==> branch delta <==
// dut
module dut #(
    parameter int DATAW = 16
)(
    input  wire                 clk,
    input  wire                 rst_n,
    input  wire                 in_valid,
    output wire                 in_ready,
    input  wire signed [DATAW-1:0] in_data,
    output reg                  out_valid,
    input  wire                 out_ready,
    output reg signed [2*DATAW-1:0] out_data
);
    assign in_ready = rst_n && (!out_valid || out_ready);
    always @(posedge clk or negedge rst_n) begin
        if (!rst_n) begin
            out_valid <= 1'b0;
            out_data  <= '0;
        end else begin
            if (in_valid && in_ready) begin
                out_data  <= in_data * in_data;  
                out_valid <= 1'b1;
            end else if (out_valid && out_ready) begin
                out_valid <= 1'b0;
            end
        end
    end
endmodule
Settings: LEC_CHECK=0, ABC_AREA=1, CAP_MARGIN=20, CORE_MARGIN=2, CORE_UTILIZATION=64, CTS_CLUSTER_DIAMETER=189, CTS_CLUSTER_SIZE=96, PLACE_DENSITY=0.6, SLEW_MARGIN=20, TNS_END_PERCENT=10; clock period 4.05 ns.
run.sh (not shown) runs the stock make flow with config.mk's settings and CLKGATE_MAP_FILE=.
==> branch xenon (differences from branch delta) <==
- ABC_AREA: 1 -> default
- CELL_PAD_IN_SITES_GLOBAL_PLACEMENT: default -> 0
- CORE_UTILIZATION: 64 -> 68
- CTS_CLUSTER_DIAMETER: 189 -> 336
- CTS_CLUSTER_SIZE: 96 -> 98
- PLACE_DENSITY: 0.6 -> 0.42
- SETUP_SLACK_MARGIN: default -> -0.66
- TNS_END_PERCENT: 10 -> 15
==> flow/constraint.sdc (replaced) <==
create_clock -name core_clock -period 7.5 [get_ports {clk}]
set_input_delay 1.5000 -clock core_clock [delete_from_list [all_inputs] [get_ports {clk}]]
set_output_delay 1.5000 -clock core_clock [all_outputs]
set_load 0.01 [all_outputs]
==> flow_summary.toml <==
# flow metrics
[logic_synthesis]
avgSynthCellArea_um2 = 9.040
postSynthCellCount = 1138
synth_chip_area_mm2 = 0.01029
syn_nets = 1480

[global_routing]
grt_pass1_wl_um = 37940

[setup_path]
reg2reg_to = "out_data[20]"
r2r_setup_slack_ns = 5.52

[final_timing]
finalSetupTns_ns = 0

[route]
dr_wl_met3_um = 820
drt-met1-wl_um = 8736
routed_wirelength_um = 22210

[outcome]
status = "timing/DRC/antenna clean"

[layout]
n_fill_cell = 1021

[floorplanning]
dieArea_mm2 = 0.01613
The numbers above come from branch xenon.

==> flow_summary.toml <==
# flow metrics
[outcome]
violatedChecks = "setup timing"
status = "complete, but fails checks"

[final_timing]
setup_ws_ns = -1.848
finalSetupTns_ns = -40.56
setup_viol = 26

[logic_synthesis]
avgSynthCellArea_um2 = 7.777
synth_chip_area_mm2 = 0.01104
syn_nets = 1761

[layout]
n_fill_cell = 853

[setup_path]
r2r_setup_slack_ns = 2.27

[floorplanning]
dieArea_mm2 = 0.01831
The numbers above come from branch delta.


* * *

==> ember <==
==> flow/design.v <==
`timescale 1ns/1ps
module dut #(
    parameter int DATAW = 16
)(
    input  wire                 clk,
    input  wire                 rst_n,
    input  wire                 in_valid,
    output wire                 in_ready,
    input  wire signed [DATAW-1:0] in_data,
    output reg                  out_valid,
    input  wire                 out_ready,
    output reg signed [2*DATAW-1:0] out_data
);
    assign in_ready = rst_n && (!out_valid || out_ready);
    always @(posedge clk or negedge rst_n) begin
        if (!rst_n) begin
            out_valid <= 1'b0;
            out_data  <= '0;
        end else begin
            if (in_valid && in_ready) begin
                out_data  <= in_data * in_data;  
                out_valid <= 1'b1;
            end else if (out_valid && out_ready) begin
                out_valid <= 1'b0;
            end
        end
    end
endmodule
==> flow/run.sh <==
#!/bin/bash
# the make line also repeats each setting of config.mk as NAME=value (left out here)
make -C /OpenROAD-flow-scripts/flow DESIGN_CONFIG=/design/flow/config.mk WORK_HOME=/design/flow/orfs CLKGATE_MAP_FILE= finish
==> flow/config.mk <==
export PLATFORM = sky130hd
export DESIGN_NAME = dut
export DESIGN_NICKNAME = dut
export VERILOG_FILES = /design/flow/design.v
export SDC_FILE = /design/flow/constraint.sdc
export NUM_CORES = 4
export LEC_CHECK = 0
export ABC_AREA = 0
export CAP_MARGIN = 35
export CELL_PAD_IN_SITES_DETAIL_PLACEMENT = 1
export CELL_PAD_IN_SITES_GLOBAL_PLACEMENT = 1
export CORE_ASPECT_RATIO = 1.36
export CORE_MARGIN = 4
export CORE_UTILIZATION = 61
export CTS_CLUSTER_DIAMETER = 392
export CTS_CLUSTER_SIZE = 80
export GPL_ROUTABILITY_DRIVEN = 1
export GPL_TIMING_DRIVEN = 1
export MAX_ROUTING_LAYER = met4
export MIN_ROUTING_LAYER = met2
export PLACE_DENSITY = 0.92
export SETUP_SLACK_MARGIN = 0.76
export SLEW_MARGIN = 10
export TNS_END_PERCENT = 5
==> flow/constraint.sdc <==
create_clock -name core_clock -period 5.92 [get_ports {clk}]
set_input_delay 1.1840 -clock core_clock [delete_from_list [all_inputs] [get_ports {clk}]]
set_output_delay 1.1840 -clock core_clock [all_outputs]
set_load 0.01 [all_outputs]
==> pepper (differences from ember) <==
Settings changed: ABC_AREA 0 to not set, CAP_MARGIN 35 to 20, CELL_PAD_IN_SITES_DETAIL_PLACEMENT 1 to not set, CELL_PAD_IN_SITES_GLOBAL_PLACEMENT 1 to not set, CORE_ASPECT_RATIO 1.36 to not set, CORE_MARGIN 4 to 2, CORE_UTILIZATION 61 to 40, CTS_CLUSTER_DIAMETER 392 to not set, CTS_CLUSTER_SIZE 80 to not set, GPL_ROUTABILITY_DRIVEN 1 to not set, GPL_TIMING_DRIVEN 1 to not set, MAX_ROUTING_LAYER met4 to not set, MIN_ROUTING_LAYER met2 to not set, PLACE_DENSITY 0.92 to 0.6, SETUP_SLACK_MARGIN 0.76 to -0.53, SLEW_MARGIN 10 to 20, TNS_END_PERCENT 5 to not set.
==> flow/constraint.sdc (replaced) <==
create_clock -name core_clock -period 7.29 [get_ports {clk}]
set_input_delay 1.4580 -clock core_clock [delete_from_list [all_inputs] [get_ports {clk}]]
set_output_delay 1.4580 -clock core_clock [all_outputs]
set_load 0.01 [all_outputs]
==> delta (differences from ember) <==
Settings changed: ABC_AREA 0 to not set, CAP_MARGIN 35 to 20, CELL_PAD_IN_SITES_DETAIL_PLACEMENT 1 to not set, CELL_PAD_IN_SITES_GLOBAL_PLACEMENT 1 to not set, CORE_ASPECT_RATIO 1.36 to not set, CORE_MARGIN 4 to 2, CORE_UTILIZATION 61 to 72, CTS_CLUSTER_DIAMETER 392 to 80, CTS_CLUSTER_SIZE 80 to 47, GPL_ROUTABILITY_DRIVEN 1 to not set, GPL_TIMING_DRIVEN 1 to not set, MAX_ROUTING_LAYER met4 to not set, MIN_ROUTING_LAYER met2 to not set, PLACE_DENSITY 0.92 to not set, SETUP_SLACK_MARGIN 0.76 to 0.85, SLEW_MARGIN 10 to 20, TNS_END_PERCENT 5 to not set.
==> flow/constraint.sdc (replaced) <==
create_clock -name core_clock -period 3.47 [get_ports {clk}]
set_input_delay 0.6940 -clock core_clock [delete_from_list [all_inputs] [get_ports {clk}]]
set_output_delay 0.6940 -clock core_clock [all_outputs]
set_load 0.01 [all_outputs]
==> fjord (differences from ember) <==
Settings changed: CTS_CLUSTER_SIZE 80 to 45, GPL_TIMING_DRIVEN 1 to 0, MIN_ROUTING_LAYER met2 to not set, TNS_END_PERCENT 5 to 45.
==> flow/constraint.sdc (replaced) <==
create_clock -name core_clock -period 12.4 [get_ports {clk}]
set_input_delay 2.4800 -clock core_clock [delete_from_list [all_inputs] [get_ports {clk}]]
set_output_delay 2.4800 -clock core_clock [all_outputs]
set_load 0.01 [all_outputs]
==> run summary <==
Summary of the current implementation state.

- The most used flip-flop cell after synthesis is dfrtp_1.
- The stage where the flow stopped is clock tree synthesis (4_1_cts), for reference.
- For reference, the placement row count at floorplan is 43.
- The first error in the log reads "[ERROR DPL-0038] Utilization greater than 100%, impossible to legalize".
- The buffer_ports step reported a buffer count of 52.
- The starting density of the core is about three quarters, for reference.
- The vertical die dimension is 124 um, for reference.
- The number of flops mapped to enable cells by yosys is 0, for reference.
- At the end of routability-driven placement, the weighted congestion stood at ~0.98.
- The core region area is roughly 14000 um^2, for reference.
- After floorplanning, the die was sized to cover between 15000 and 20000 um^2.
- The run stopped with a tool error.
the above is filed under delta

==> run summary <==
Status of the implementation.

- The floorplan step defined a core boundary enclosing between 15000 and 20000 um^2.
- The run finished with no timing, DRC or antenna violations.
- The final weighted congestion in routability-driven placement is between 0.9 and 1, for reference.
- The main flop type is dfrtp_1, for reference.
- In the final layout, the clock buffer count is 7.
- As logged by OpenROAD, the buffers inserted on ports number approximately 50.
- The vertical die dimension is ~160 um, for reference.
- In this run, synthesis inferred 0 flip-flops with an integrated enable.
- The standard-cell row count is roughly 55, for reference.
- The total die size is roughly 19000 um^2, for reference.
the above is filed under fjord

==> run summary <==
Summary of the current implementation state.

- Per the placement log, port buffering inserted between 50 and 60 buffers.
- The initial utilization of the core area, before any placement, comes to between 60 and 70%.
- The vertical die dimension is ~160 um, for reference.
- According to the logs, the last stage reached was detailed placement (3_5_place_dp).
- The final weighted congestion in routability-driven placement is ~0.95, for reference.
- The first error in the log reads "[ERROR DPL-0033] detailed placement checks failed during check placement".
- The chip occupies approximately 19000 um^2.
- The synthesis report names the predominant flop master as dfrtp_1.
- Yosys mapped a number of flops with a built-in enable equal to 0.
- The report lists the number of standard-cell rows as 55.
- The run stopped with a tool error.
- Per the OpenROAD floorplan log, the area of the core is about 17000 um^2.
the above is filed under ember

==> run summary <==
Status of the implementation.

- The die covers roughly 27000 um^2.
- The total area inside the core boundary comes to 25200 um^2.
- The vertical die dimension is 164 um, for reference.
- The flow ran to the end and the layout has no timing, DRC or antenna violations.
- The final weighted congestion in routability-driven placement is 0.860, for reference.
- The main flop type is dfrtp_1, for reference.
- After floorplanning, the core was divided into 58 placement rows.
- Input and output buffers added on the ports amount to about 52.
the above is filed under pepper

